==> harbor: inputs <==
## UART_FIFO
module UART_FIFO(
    input clk,
    input reset,
    input [7:0] data_in,
    input data_valid,
    output [7:0] data_out
    );
    wire tx_clk, rx_clk;
    wire tx_fifo_full, tx_fifo_empty;
    wire rx_fifo_full, rx_fifo_empty;
    wire tx_busy,rx_busy; 
    wire rx_done;
    wire [7:0] tx_fifo_data_out;
    wire [7:0] rx_data;
    wire serial_data;
    reg tx_start;
    wire tx_fifo_wr_en;
    reg tx_fifo_rd_en;
    reg rx_fifo_wr_en;
    wire rx_fifo_rd_en;
    assign tx_fifo_wr_en = data_valid;
    assign rx_fifo_rd_en = ~rx_fifo_empty;
    always@(posedge clk or posedge reset)
    begin
        if(reset)
        begin
            tx_start <= 0;
            tx_fifo_rd_en <= 0;
        end
        else if(tx_clk)
        begin
            if((tx_fifo_empty==0)&&(tx_busy==0)&&(tx_start==0))
            begin
                tx_start <= 1'b1;
                tx_fifo_rd_en <= 1'b1;
            end
            else
            begin
                tx_start <= 1'b0;
                tx_fifo_rd_en <= 1'b0;
            end
        end
    end
    always@(posedge clk or posedge reset)
    begin
        if(reset)
        begin
            rx_fifo_wr_en <= 0;
        end
        else if(rx_clk)
        begin
            rx_fifo_wr_en <= ~rx_fifo_full & rx_done;
        end
    end
    Baud_Rate_Generator m0 (.clk(clk), .reset(reset),
                .tx_clk(tx_clk), .rx_clk(rx_clk));
    UART_TX m1 (.clk(clk), .tx_ce(tx_clk), .reset(reset),
                .tx_start(tx_start), .tx_data(tx_fifo_data_out),
                .tx_busy(tx_busy), .tx_serial(serial_data));
    FIFO m2 (.clk(clk), .wr_ce(1'b1), .rd_ce(tx_clk),  
                .wr_reset(reset), .rd_reset(reset),
  ...
clock: 3.43 ns
lec_check: 0
cap_margin: 20
cell_pad_in_sites_detail_placement: 0
cell_pad_in_sites_global_placement: 0
core_aspect_ratio: 0.91
core_margin: 2
core_utilization: 72
cts_cluster_diameter: 38
gpl_routability_driven: 1
hold_slack_margin: 0.3
place_density_lb_addon: 0.2
setup_slack_margin: 1.01
slew_margin: 0
tns_end_percent: 10
run.sh (not shown) runs the stock make flow with config.mk's settings and CLKGATE_MAP_FILE=.
==> lagoon: changes against harbor <==
- ABC_AREA: not set -> 1
- CELL_PAD_IN_SITES_DETAIL_PLACEMENT: 0 -> not set
- CELL_PAD_IN_SITES_GLOBAL_PLACEMENT: 0 -> not set
- CORE_ASPECT_RATIO: 0.91 -> not set
- CTS_CLUSTER_DIAMETER: 38 -> not set
- CTS_CLUSTER_SIZE: not set -> 86
- GPL_ROUTABILITY_DRIVEN: 1 -> not set
- HOLD_SLACK_MARGIN: 0.3 -> 0.29
- SETUP_SLACK_MARGIN: 1.01 -> -0.24
- SLEW_MARGIN: 0 -> 20
- TNS_END_PERCENT: 10 -> not set
==> summary of the runs <==
Synthesized area: lagoon is higher than harbor (about 6%). Of harbor and lagoon, harbor has the higher sequential share of layout area (gap 0.62 points). In lagoon the setup slack is better than in harbor, by 0.022 ns. Sequential cell count is the same in harbor and lagoon. Between lagoon and harbor, the lower die area is in harbor (gap 6.2%, measured against harbor). harbor finished with timing, DRC and antenna clean. lagoon completed with no timing, DRC or antenna violations. In harbor the total power is higher than in lagoon, by about 16%.

========
==> trial 88 <==
==> flow/design.v <==
`timescale 1ns / 1ps
module Baud_Rate_Generator(
    input clk,
    input reset,
    output reg tx_clk,
    output reg rx_clk
    );
    reg [12:0] Counter_tx;
    reg [8:0] Counter_rx;
    always@(posedge clk)
    begin
        if(reset)
        begin
            Counter_tx <= 0;
            tx_clk <= 0;
        end
        else
        begin
            if(Counter_tx == 13'd5208)
            begin
                Counter_tx <= 0;
                tx_clk <= 1;
            end
            else
            begin
                Counter_tx <= Counter_tx + 1;
                tx_clk <= 0;
            end
        end
    end
    always@(posedge clk)
    begin
        if(reset)
        begin
            Counter_rx <= 0;
            rx_clk <= 0;
        end
        else
        begin
            if(Counter_rx == 9'd324)
            begin
                Counter_rx <= 0;
                rx_clk <= 1;
            end
            else
            begin
                Counter_rx <= Counter_rx + 1;
                rx_clk <= 0;
            end
        end
    end
endmodule
`timescale 1ns / 1ps
module synchronizer #(parameter width = 5)(
    input [width-1:0] data_in,
    input clk,
    input ce,
    input reset,
    output reg [width-1:0] data_out
    );
    reg [width-1:0] sync0;
    always@(posedge clk)
    begin
        if(reset)
        begin
            sync0 <= 0;
            data_out <= 0;
        end
        else if(ce)
        begin
            sync0 <= data_in;
            data_out <= sync0;
        end
    end
endmodule
`timescale 1ns / 1ps
module FIFO_wptr #(parameter FIFO_addr = 5)(
    input [FIFO_addr-1:0] rd_ptr_gr_syn,
    input clk,
    input wr_ce,
    input wr_en,
    input wr_reset,
    output wire [FIFO_addr-1:0] wr_ptr_gr,
    output reg [FIFO_addr-1:0] wr_ptr,
    output wire full,
    output reg wr_full
    );
    wire [FIFO_addr-1:0] rd_ptr;
    always@(posedge clk or posedge wr_reset)
    begin
        if(wr_reset)
        begin
            wr_ptr <= 0;
        end
        else if(wr_ce)
        begin
            if(wr_en && !full)
            begin
                wr_ptr <= wr_ptr + 1;
            end
        end
    end
    always@(posedge clk or posedge wr_reset)
    begin
        if(wr_reset)
        begin
            wr_full <= 0;
        end
        else if(wr_ce)
        begin
            wr_full <= full; 
        end
    end
    assign wr_ptr_gr = wr_ptr ^ (wr_ptr >> 1); 
    assign rd_ptr[FIFO_addr-1] = rd_ptr_gr_syn[FIFO_addr-1];
    genvar i;
    generate
        for(i=0;i<FIFO_addr-1;i=i+1)
        begin : g2b
            assign rd_ptr[i] = rd_ptr[i+1] ^ rd_ptr_gr_syn[i];
        end
    endgenerate
    assign full =   (wr_ptr[FIFO_addr-2:0] == rd_ptr[FIFO_addr-2:0]) &&
                    (wr_ptr[FIFO_addr-1]!=rd_ptr[FIFO_addr-1]);
endmodule
`timescale 1ns / 1ps
module FIFO_rptr #(parameter FIFO_addr = 5)(
    input [FIFO_addr-1:0] wr_ptr_gr_syn,
    input clk,
    input rd_ce,
    input rd_en,
    input rd_reset,
    output wire [FIFO_addr-1:0] rd_ptr_gr,
    output reg [FIFO_addr-1:0] rd_ptr,
    output wire rd_empty
    );
    reg empty;
    wire [FIFO_addr-1:0] wr_ptr;
    always@(posedge clk or posedge rd_reset)
    begin
        if(rd_reset)
        begin
            rd_ptr <= 0;
        end
        else if(rd_ce)
        begin
            if(rd_en && !rd_empty)
            begin
                rd_ptr <= rd_ptr + 1;
            end
        end
    end
    always@(posedge clk or posedge rd_reset)
    begin
        if(rd_reset)
        begin
            empty <= 0;
        end
        else if(rd_ce)
        begin
            empty <= rd_empty; 
        end
    end
    assign rd_ptr_gr = rd_ptr ^ (rd_ptr >> 1); 
    assign wr_ptr[FIFO_addr-1] = wr_ptr_gr_syn[FIFO_addr-1];
    genvar i;
    generate
        for(i=0;i<FIFO_addr-1;i=i+1)
        begin : g2b
            assign wr_ptr[i] = wr_ptr[i+1] ^ wr_ptr_gr_syn[i];
        end
    endgenerate
    assign rd_empty = (wr_ptr == rd_ptr) ? 1'b1 : 1'b0;
endmodule
`timescale 1ns / 1ps
module FIFO_mem #(parameter FIFO_Width = 8, parameter FIFO_Depth = 16,
            parameter FIFO_addr = 5)(
    input clk,
    input wr_ce,
    input wr_en,
    input wr_full,
    input wr_reset,
    input [FIFO_Width-1:0] wr_data,
    input [FIFO_addr-1:0] wr_ptr,
    input rd_ce,
    input rd_en,
    input rd_reset,
    input [FIFO_addr-1:0] rd_ptr,
    output reg [FIFO_Width-1:0] rd_data
    );
    wire wr_en_s;
    reg [FIFO_Width-1:0] mem [0:FIFO_Depth-1];
    integer i;
    assign wr_en_s = wr_en & ~wr_full;
    always@(posedge clk or posedge wr_reset)
    begin
        if(wr_reset)
        begin
            for(i=0;i<FIFO_Depth;i=i+1)
            begin
                mem[i] <= 0;
            end
        end
        else if(wr_ce)
        begin
            if(wr_en_s)
            begin
                mem[wr_ptr[FIFO_addr-2:0]] <= wr_data;
            end
        end
    end
    always@(posedge clk or posedge rd_reset)
    begin
        if(rd_reset)
        begin
            rd_data <= 0;
        end
        else if(rd_ce)
        begin
            if(rd_en)
            begin
                rd_data <= mem[rd_ptr[FIFO_addr-2:0]];
            end
        end
    end
endmodule
`timescale 1ns / 1ps
module FIFO #(  parameter FIFO_WIDTH = 8,
                parameter FIFO_DEPTH = 16,
                parameter FIFO_addr = 5)
    (
    input clk,
    input wr_ce,rd_ce,
    input wr_reset,rd_reset,
    input wr_en,rd_en,
    input [FIFO_WIDTH-1 : 0] data_in,
    output wire full,empty,
    output wire [FIFO_WIDTH-1:0] data_out
    );
    wire [FIFO_addr-1:0] wr_ptr_gr,wr_ptr,rd_ptr_gr,rd_ptr,wr_ptr_gr_syn,rd_ptr_gr_syn;
    wire full_now;
    FIFO_wptr F0 (  .rd_ptr_gr_syn(rd_ptr_gr_syn), .clk(clk), .wr_ce(wr_ce),
                    .wr_en(wr_en), .wr_reset(wr_reset),
                    .wr_ptr_gr(wr_ptr_gr), .wr_ptr(wr_ptr),
                    .full(full_now), .wr_full(full));
    synchronizer F1 (.data_in(wr_ptr_gr), .clk(clk), .ce(rd_ce), .reset(rd_reset),
                        .data_out(wr_ptr_gr_syn));
    FIFO_rptr F2 (  .wr_ptr_gr_syn(wr_ptr_gr_syn), .clk(clk), .rd_ce(rd_ce),
                    .rd_en(rd_en), .rd_reset(rd_reset),
                    .rd_ptr_gr(rd_ptr_gr), .rd_ptr(rd_ptr),
                    .rd_empty(empty));
    synchronizer F3 (.data_in(rd_ptr_gr), .clk(clk), .ce(wr_ce), .reset(wr_reset),
                        .data_out(rd_ptr_gr_syn));
    FIFO_mem F4 (   .clk(clk), .wr_ce(wr_ce), .rd_ce(rd_ce),
                    .wr_reset(wr_reset), .rd_reset(rd_reset),
                    .wr_en(wr_en), .rd_en(rd_en), .wr_full(full_now),
                    .wr_ptr(wr_ptr), .rd_ptr(rd_ptr),
                    .wr_data(data_in), .rd_data(data_out));
endmodule
`timescale 1ns / 1ps
module UART_TX #(   parameter Width = 8,
                    parameter Depth = 16,
                    parameter Addr = 5)(
    input clk,
    input tx_ce,
    input reset,
    input tx_start,
    input [7:0] tx_data,
    output tx_busy,
    output reg tx_serial
    );
    localparam  IDLE = 3'b000,
                START = 3'b001,
                DATA = 3'b010,
  				PARITY = 3'b011,
                STOP = 3'b100;
    reg [2:0] state, next_state;
    reg [2:0] count;
    reg [7:0] data_reg;
  	wire parity_bit;
    always@(posedge clk or posedge reset)
    begin
        if(reset)
        begin
            state <= IDLE;
        end
        else if(tx_ce)
        begin
            state <= next_state;
        end
    end
    always@(*)
    begin
        case(state)
            IDLE:   next_state = tx_start ? START : IDLE;
            START:  next_state = DATA;
          	DATA:   next_state = (count == 7) ? PARITY : DATA;
          	PARITY:	next_state = STOP;
            STOP:   next_state = IDLE;
            default:next_state = IDLE;
        endcase
    end
    always@(posedge clk or posedge reset)
    begin
        if(reset)
        begin
            count <= 0;
            data_reg <= 0;
        end
        else if(tx_ce)
        begin
            case(state)
                IDLE:   begin
                            count <= 0;
                            data_reg <= 0;
                        end
                START:  begin
                            count <= 0;
                            data_reg <= tx_data;
                        end
                DATA:   begin
                            count <= count + 1'b1;
                        end
                STOP:   begin
                            count <= 0;
                        end
                default:count <= 0;
            endcase
        end
    end
    always@(posedge clk or posedge reset)
    begin
        if(reset)
        begin
            tx_serial <= 1;
        end
        else if(tx_ce)
        begin
            case(state)
                IDLE:   begin
                            tx_serial <= 1'b1;
                        end
                START:  begin
                            tx_serial <= 1'b0; 
                        end
                DATA:   begin
                            tx_serial <= data_reg[count]; 
                        end
              	PARITY:	begin
                  			tx_serial <= parity_bit; 
                		end
                STOP:   begin
                            tx_serial <= 1'b1; 
                        end
                default:tx_serial <= 1'b1;
            endcase
        end
    end
    assign parity_bit = ^data_reg; 
    assign tx_busy = (state != IDLE);
endmodule
`timescale 1ns / 1ps
module UART_RX #(   parameter Width = 8,
                    parameter Depth = 16,
                    parameter Addr = 5)(
    input clk,
    input rx_ce,
    input reset,
    input rx_serial,
    output rx_busy,
    output [7:0] rx_data,
    output reg rx_done
    );
    localparam  IDLE = 3'b000,
                START = 3'b001,
                DATA = 3'b010,
                HOLD1 = 3'b011,
                HOLD2 = 3'b100,
  				PARITY = 3'b101,
                STOP = 3'b110;
    reg [2:0] state, next_state;
    reg [2:0] count;
    reg [7:0] data_reg;
    reg [7:0] sample_cnt;
  	wire parity_bit;
    always@(posedge clk or posedge reset)
    begin
        if(reset)
        begin
            state <= IDLE;
        end
        else if(rx_ce)
        begin
            state <= next_state;
        end
    end
    always@(*)
    begin
        case(state)
            IDLE:   next_state = rx_serial ? IDLE : START;
            START:  next_state = (sample_cnt == 16) ? DATA : START;
          	DATA:   next_state = ((count == 7) && (sample_cnt == 16)) ? PARITY : DATA;
          	PARITY:	next_state = (sample_cnt == 16) ? ((parity_bit != rx_serial) ? IDLE : STOP) : PARITY;  
            STOP:   next_state = (sample_cnt == 16) ? (rx_serial ? IDLE : STOP) : STOP;
            default:next_state = IDLE;
        endcase
    end
    always@(posedge clk or posedge reset)
    begin
        if(reset)
        begin
            data_reg <= 8'd0;
            rx_done <= 1'b0;
            count <= 0;
        end
        else if(rx_ce)
        begin
            rx_done <= 0;
            if((state == DATA || state == START) && sample_cnt == 16)
            begin
                count <= count + 1;
                data_reg <= {rx_serial,data_reg[7:1]};
            end
            else if((state == STOP) && sample_cnt == 16)
            begin
                if(rx_serial)  
                begin
                    rx_done <= 1'b1;  
                end
                else
                begin
                    rx_done <= 1'b0;
                end
            end
        end
    end
    always@(posedge clk or posedge reset)
    begin
        if(reset)
        begin
            sample_cnt <= 0;
        end
        else if(rx_ce)
        begin
            if(sample_cnt == 16)
            begin
                sample_cnt <= 0;
            end
            else if(state == IDLE)
                sample_cnt <= 0;
            else
            begin
                sample_cnt <= sample_cnt + 1;
            end
        end
    end
    assign parity_bit = ^data_reg; 
    assign rx_busy = (state != IDLE);
	assign rx_data = data_reg;
endmodule
`timescale 1ns / 1ps
module UART_FIFO(
    input clk,
    input reset,
    input [7:0] data_in,
    input data_valid,
    output [7:0] data_out
    );
    wire tx_clk, rx_clk;
    wire tx_fifo_full, tx_fifo_empty;
    wire rx_fifo_full, rx_fifo_empty;
    wire tx_busy,rx_busy; 
    wire rx_done;
    wire [7:0] tx_fifo_data_out;
    wire [7:0] rx_data;
    wire serial_data;
    reg tx_start;
    wire tx_fifo_wr_en;
    reg tx_fifo_rd_en;
    reg rx_fifo_wr_en;
    wire rx_fifo_rd_en;
    assign tx_fifo_wr_en = data_valid;
    assign rx_fifo_rd_en = ~rx_fifo_empty;
    always@(posedge clk or posedge reset)
    begin
        if(reset)
        begin
            tx_start <= 0;
            tx_fifo_rd_en <= 0;
        end
        else if(tx_clk)
        begin
            if((tx_fifo_empty==0)&&(tx_busy==0)&&(tx_start==0))
            begin
                tx_start <= 1'b1;
                tx_fifo_rd_en <= 1'b1;
            end
            else
            begin
                tx_start <= 1'b0;
                tx_fifo_rd_en <= 1'b0;
            end
        end
    end
    always@(posedge clk or posedge reset)
    begin
        if(reset)
        begin
            rx_fifo_wr_en <= 0;
        end
        else if(rx_clk)
        begin
            rx_fifo_wr_en <= ~rx_fifo_full & rx_done;
        end
    end
    Baud_Rate_Generator m0 (.clk(clk), .reset(reset),
                .tx_clk(tx_clk), .rx_clk(rx_clk));
    UART_TX m1 (.clk(clk), .tx_ce(tx_clk), .reset(reset),
                .tx_start(tx_start), .tx_data(tx_fifo_data_out),
                .tx_busy(tx_busy), .tx_serial(serial_data));
    FIFO m2 (.clk(clk), .wr_ce(1'b1), .rd_ce(tx_clk),  
                .wr_reset(reset), .rd_reset(reset),
                .wr_en(tx_fifo_wr_en), .rd_en(tx_fifo_rd_en),
                .data_in(data_in),
                .full(tx_fifo_full), .empty(tx_fifo_empty),
                .data_out(tx_fifo_data_out));
    UART_RX m3 (.clk(clk), .rx_ce(rx_clk), .reset(reset),
                .rx_serial(serial_data),
                .rx_busy(rx_busy), .rx_data(rx_data),
                .rx_done(rx_done));
    FIFO m4 (.clk(clk), .wr_ce(rx_clk), .rd_ce(1'b1),  
                .wr_reset(reset), .rd_reset(reset),
                .wr_en(rx_fifo_wr_en), .rd_en(rx_fifo_rd_en),
                .data_in(rx_data),
                .full(rx_fifo_full), .empty(rx_fifo_empty),
                .data_out(data_out));
endmodule
==> flow/run.sh <==
#!/bin/bash
# the make line also repeats each setting of config.mk as NAME=value (left out here)
make -C /OpenROAD-flow-scripts/flow DESIGN_CONFIG=/design/flow/config.mk WORK_HOME=/design/flow/orfs CLKGATE_MAP_FILE= finish
==> flow/config.mk <==
export PLATFORM = sky130hd
export DESIGN_NAME = UART_FIFO
export DESIGN_NICKNAME = UART_FIFO
export VERILOG_FILES = /design/flow/design.v
export SDC_FILE = /design/flow/constraint.sdc
export NUM_CORES = 4
export LEC_CHECK = 0
export CAP_MARGIN = 20
export CORE_MARGIN = 2
export CORE_UTILIZATION = 72
export PLACE_DENSITY_LB_ADDON = 0.0
export SETUP_SLACK_MARGIN = 1.02
export SLEW_MARGIN = 20
==> flow/constraint.sdc <==
create_clock -name core_clock -period 3.43 [get_ports {clk}]
set_input_delay 0.6860 -clock core_clock [delete_from_list [all_inputs] [get_ports {clk}]]
set_output_delay 0.6860 -clock core_clock [all_outputs]
set_load 0.01 [all_outputs]
==> build 60 (differences from trial 88) <==
Settings changed: CORE_UTILIZATION 72 to 16, PLACE_DENSITY_LB_ADDON 0.0 to default, SETUP_SLACK_MARGIN 1.02 to default.
==> flow/constraint.sdc (replaced) <==
create_clock -name core_clock -period 6.18 [get_ports {clk}]
set_input_delay 1.2360 -clock core_clock [delete_from_list [all_inputs] [get_ports {clk}]]
set_output_delay 1.2360 -clock core_clock [all_outputs]
set_load 0.01 [all_outputs]
==> build 59 (differences from trial 88) <==
Settings changed: CORE_UTILIZATION 72 to 40, PLACE_DENSITY_LB_ADDON 0.0 to default, SETUP_SLACK_MARGIN 1.02 to default.
==> flow/constraint.sdc (replaced) <==
create_clock -name core_clock -period 6.18 [get_ports {clk}]
set_input_delay 1.2360 -clock core_clock [delete_from_list [all_inputs] [get_ports {clk}]]
set_output_delay 1.2360 -clock core_clock [all_outputs]
set_load 0.01 [all_outputs]
==> build 70 (differences from trial 88) <==
Settings changed: ABC_AREA from default to 1, CTS_CLUSTER_SIZE from default to 72, PLACE_DENSITY_LB_ADDON 0.0 to 0.19, SETUP_SLACK_MARGIN 1.02 to 1.01.
==> comparison table <==
metric                                                           build 60                 build 59                     trial 88                     build 70
Peak supply drop                                                 0.233 mV                 0.240 mV                     0.688 mV                     0.518 mV
Post-synth mux share                                                18.9%                    18.9%                        18.9%                       0.515%
Worst endpoint required time                                      6.68 ns                  6.59 ns                      3.85 ns                      3.86 ns
Count of mapped cells out of synthesis                               1514                     1514                         1514                         2473
Final RePlAce weighted congestion                                   0.758                    0.825                        0.926                        0.997
Final worst setup slack                                           3.32 ns                  2.95 ns                      1.00 ns                      1.11 ns
Outcome                                           complete, no violations  complete, no violations      complete, no violations      complete, no violations
Wirelength per Cell                                               14.0 µm                  19.8 µm                      22.7 µm                      18.6 µm
Resized cells post-CTS                                                  0                        0                           23                            1
Multi-input gates                                                     982                      982                          982                         1786
Non-clock inverters                                                    47                       47                           47                          190
Source of the critical timing path            m2.F2.rd_ptr[1]$_DFFE_PP0P_                    reset  m2.F0.wr_ptr[2]$_DFFE_PP0P_  m4.F2.rd_ptr[3]$_DFFE_PP0P_
Core region area                                                0.115 mm²               0.0455 mm²                   0.0252 mm²                   0.0269 mm²
Cell with the most instances after synthesis                      dfrtp_1                  dfrtp_1                      dfrtp_1                      nand2_1
No activity file was given, so power comes from the tool's default toggle rates.
